== run 1 ==
## ALU
module ALU (
    input         clk,         
    input         rst,         
    input         i_vld,       
    input  [31:0] i_a,         
    input  [31:0] i_b,         
    input         opcode,      
    output reg [31:0] o_res,   
    output reg    o_res_vld,   
    output reg    overflow     
);
==> flow/config.mk <==
export PLATFORM = sky130hd
export DESIGN_NAME = ALU
export DESIGN_NICKNAME = ALU
export VERILOG_FILES = /design/flow/design.v
export SDC_FILE = /design/flow/constraint.sdc
export NUM_CORES = 4
export LEC_CHECK = 0
export CAP_MARGIN = 10
export CORE_MARGIN = 2
export CORE_UTILIZATION = 70
export CTS_CLUSTER_SIZE = 33
export GPL_ROUTABILITY_DRIVEN = 1
export HOLD_SLACK_MARGIN = -0.08
export MAX_ROUTING_LAYER = met5
export SETUP_SLACK_MARGIN = 1.41
export SLEW_MARGIN = 20
==> flow/constraint.sdc <==
create_clock -name core_clock -period 5.52 [get_ports {clk}]
set_input_delay 1.1040 -clock core_clock [delete_from_list [all_inputs] [get_ports {clk}]]
set_output_delay 1.1040 -clock core_clock [all_outputs]
set_load 0.01 [all_outputs]
run.sh (not shown) runs the stock make flow with config.mk's settings and CLKGATE_MAP_FILE=.
Run 1 did not finish; the tool stopped in global routing with error GRT-0116.
--- input diff run 1..run 2 ---
- SETUP_SLACK_MARGIN now -0.18, was 1.41
- CAP_MARGIN now 20, was 10
- HOLD_SLACK_MARGIN now -0.07, was -0.08
- CORE_UTILIZATION now 71, was 70
- CTS_CLUSTER_SIZE no longer set, was 33
- the clock period (ns, I/O delays scaled along) now 8.06, was 5.52
Run 2 finished all stages; layout check result: FAIL, due to setup timing.
Status(run 1) = ERROR, stage = global routing
Relative to run 1, run 2 improves worst setup slack after placement.
Run 1 -> run 2: post-synthesis cell count from yosys delta 0, exact match
Going from run 1 to run 2, cell row count shrinks by about 1.1%.
Per the comparison of run 2 with run 1, yosys stat chip area ~0 delta; number of H-tree branching levels -1; vertical die size -0.70%.
Comparing run 1 and run 2, the higher number of cells after detailed placement is on run 1.
Taking run 1 as the reference point, the floorplan core density of run 2 rises by 1.2 points.
Diff run 2..run 1 | global placement routability congestion | negligible
Area of the die: run 2 < run 1
Edits applied to the flow inputs when going from run 2 to run 3:
- changing SETUP_SLACK_MARGIN from -0.18 to 0.27
- changing CORE_UTILIZATION from 71 to 21
- setting PLACE_DENSITY_LB_ADDON to 0.06 for the first time
- removing HOLD_SLACK_MARGIN (formerly -0.07)
- changing the clock period (ns, I/O delays scaled along) from 8.06 to 4.96
Findings:
- Across run 3 and run 2, no clean finish was achieved.
- Completing all stages was not enough for run 2: its layout failed the final checks because of setup timing.
- Met2 global-route usage (lower): run 3
- [compare] base=run 2 new=run 3: final design instance area without fill now larger; H-tree depth shows an increase of 1; final worst-path setup slack lost 2890 ps; wire length rose about 24%.
- Diff run 3 and run 2: number of buffers other than clock buffers in the final layout lower in run 2

========
== build 96 ==
Starting RTL as in the previous note.
export LEC_CHECK = 0
export CAP_MARGIN = 20
export CORE_MARGIN = 2
export CORE_UTILIZATION = 70
export CTS_CLUSTER_SIZE = 33
export GPL_ROUTABILITY_DRIVEN = 1
export MAX_ROUTING_LAYER = met5
export SETUP_SLACK_MARGIN = 0.27
export SLEW_MARGIN = 20
create_clock -name core_clock -period 5.52 [get_ports {clk}]
Build 96 failed in global routing with GRT-0116.
### build 96 -> build 34
- changing CTS_CLUSTER_SIZE from 33 to 37
- setting HOLD_SLACK_MARGIN to -0.09 for the first time
- changing CORE_UTILIZATION from 70 to 72
- changing the clock period (ns, I/O delays scaled along) from 5.52 to 8.06
## What came out
- Build 34 never completed; the flow aborted with a tool error in global routing.
- In build 34 relative to build 96, die extent in y had gone down slightly.
- The number of instances resized during post-cts repair in build 96 is 1.7 times that in build 34.
- Between build 34 and build 96, the core box area is higher for build 96.
> inputs changed (build 34 -> build 17)
- a change of CORE_UTILIZATION from 72 to 65
- a deleted CTS_CLUSTER_SIZE that had been 37
- a deleted HOLD_SLACK_MARGIN that had been -0.09
### Flow results
As the logs show, build 34 stopped at global routing after a tool error, so it never reached the end of the flow.
| build 17 | all stages done | FAIL | setup timing |
Build 34 → build 17: post-CTS setup repair buffer count saw a decrease; total half-perimeter wirelength after legalization and detailed placement saw a decrease; number of gates resized after cts saw a decrease; post-synthesis instance area saw little to no change.
Build 17 vs. build 34: number of library cell types mapped by synthesis now sits at about the same level, core footprint higher, global placement routability congestion fell about 5%, chip height grew by about 5%.
Die area (build 17 / build 34): 1.11
Reported for build 34 and build 17, number of I/O port buffers turned out identical to the last digit.
Re floorplan net count: no difference whatsoever between build 17 and build 34.
Input changes introduced in build 65 (baseline for comparison: build 17):
- GPL_ROUTABILITY_DRIVEN: 1 -> unset
- CORE_UTILIZATION: 65 -> 40
- SETUP_SLACK_MARGIN: 0.27 -> unset
- MAX_ROUTING_LAYER: met5 -> unset
- PLACE_DENSITY: unset -> 0.6
- the clock period (ns, I/O delays scaled along): 8.06 -> 9.0
### Flow results
In summary, build 65 completed successfully, with a layout that passed the timing, design-rule and antenna checks. Build 65 against build 17: average wire length per cell after detail routing fell 1.6 um, non-clock buffer count fell 407, post-detailed-placement half-perimeter wirelength fell about 1.6%, synthesized netlist net count about even, final wirelength fell 7200 um. Reported for build 17 and build 65, area after synthesis turned out identical to the last digit. Build 65 vs build 17: post-route standard cell area excluding fillers down by a little under 10%.
Inputs modified between build 65 and build 31:
- putting ABC_AREA at 1 where nothing was set
- swapping 40 for 72 in CORE_UTILIZATION
- swapping 9.0 for 9.31 in the clock period (ns, I/O delays scaled along)
Notes after the runs:
Diff build 65 -> build 31: violation count after the first detailed-routing iteration went up 79%, sum of routed wire segments on met1 dropped about 13%. Summary of build 31 over build 65: gate count of the mapped netlist shows an increase of 1304, average cell area after synthesis saw a decrease, H-tree depth reported by CTS dropped 1, area growth from synthesis to layout went down. Final area came out higher on build 31 than on build 65. Share of the clock period used by the worst path after layout: build 31 vs build 65 down 2.9 points. Build 31 vs build 65: layout clock buffer count down by more than 10%.
## Diff of input files: build 86 against build 31
- SETUP_SLACK_MARGIN newly set to 0.55
- ABC_AREA removed (was 1)
- CORE_UTILIZATION changed from 72 to 40
- the clock period (ns, I/O delays scaled along) changed from 9.31 to 8.8
Notes after the runs:
- Relative to build 31, the sequential share of layout area of build 86 is lower by 0.71 points.
- Count of non-CTS buffers in the layout was higher in build 86 than in build 31.
- Comparing build 86 and build 31, the higher total length of routed wires was measured on build 31.
- STATUS final area: build 86 loses against build 31
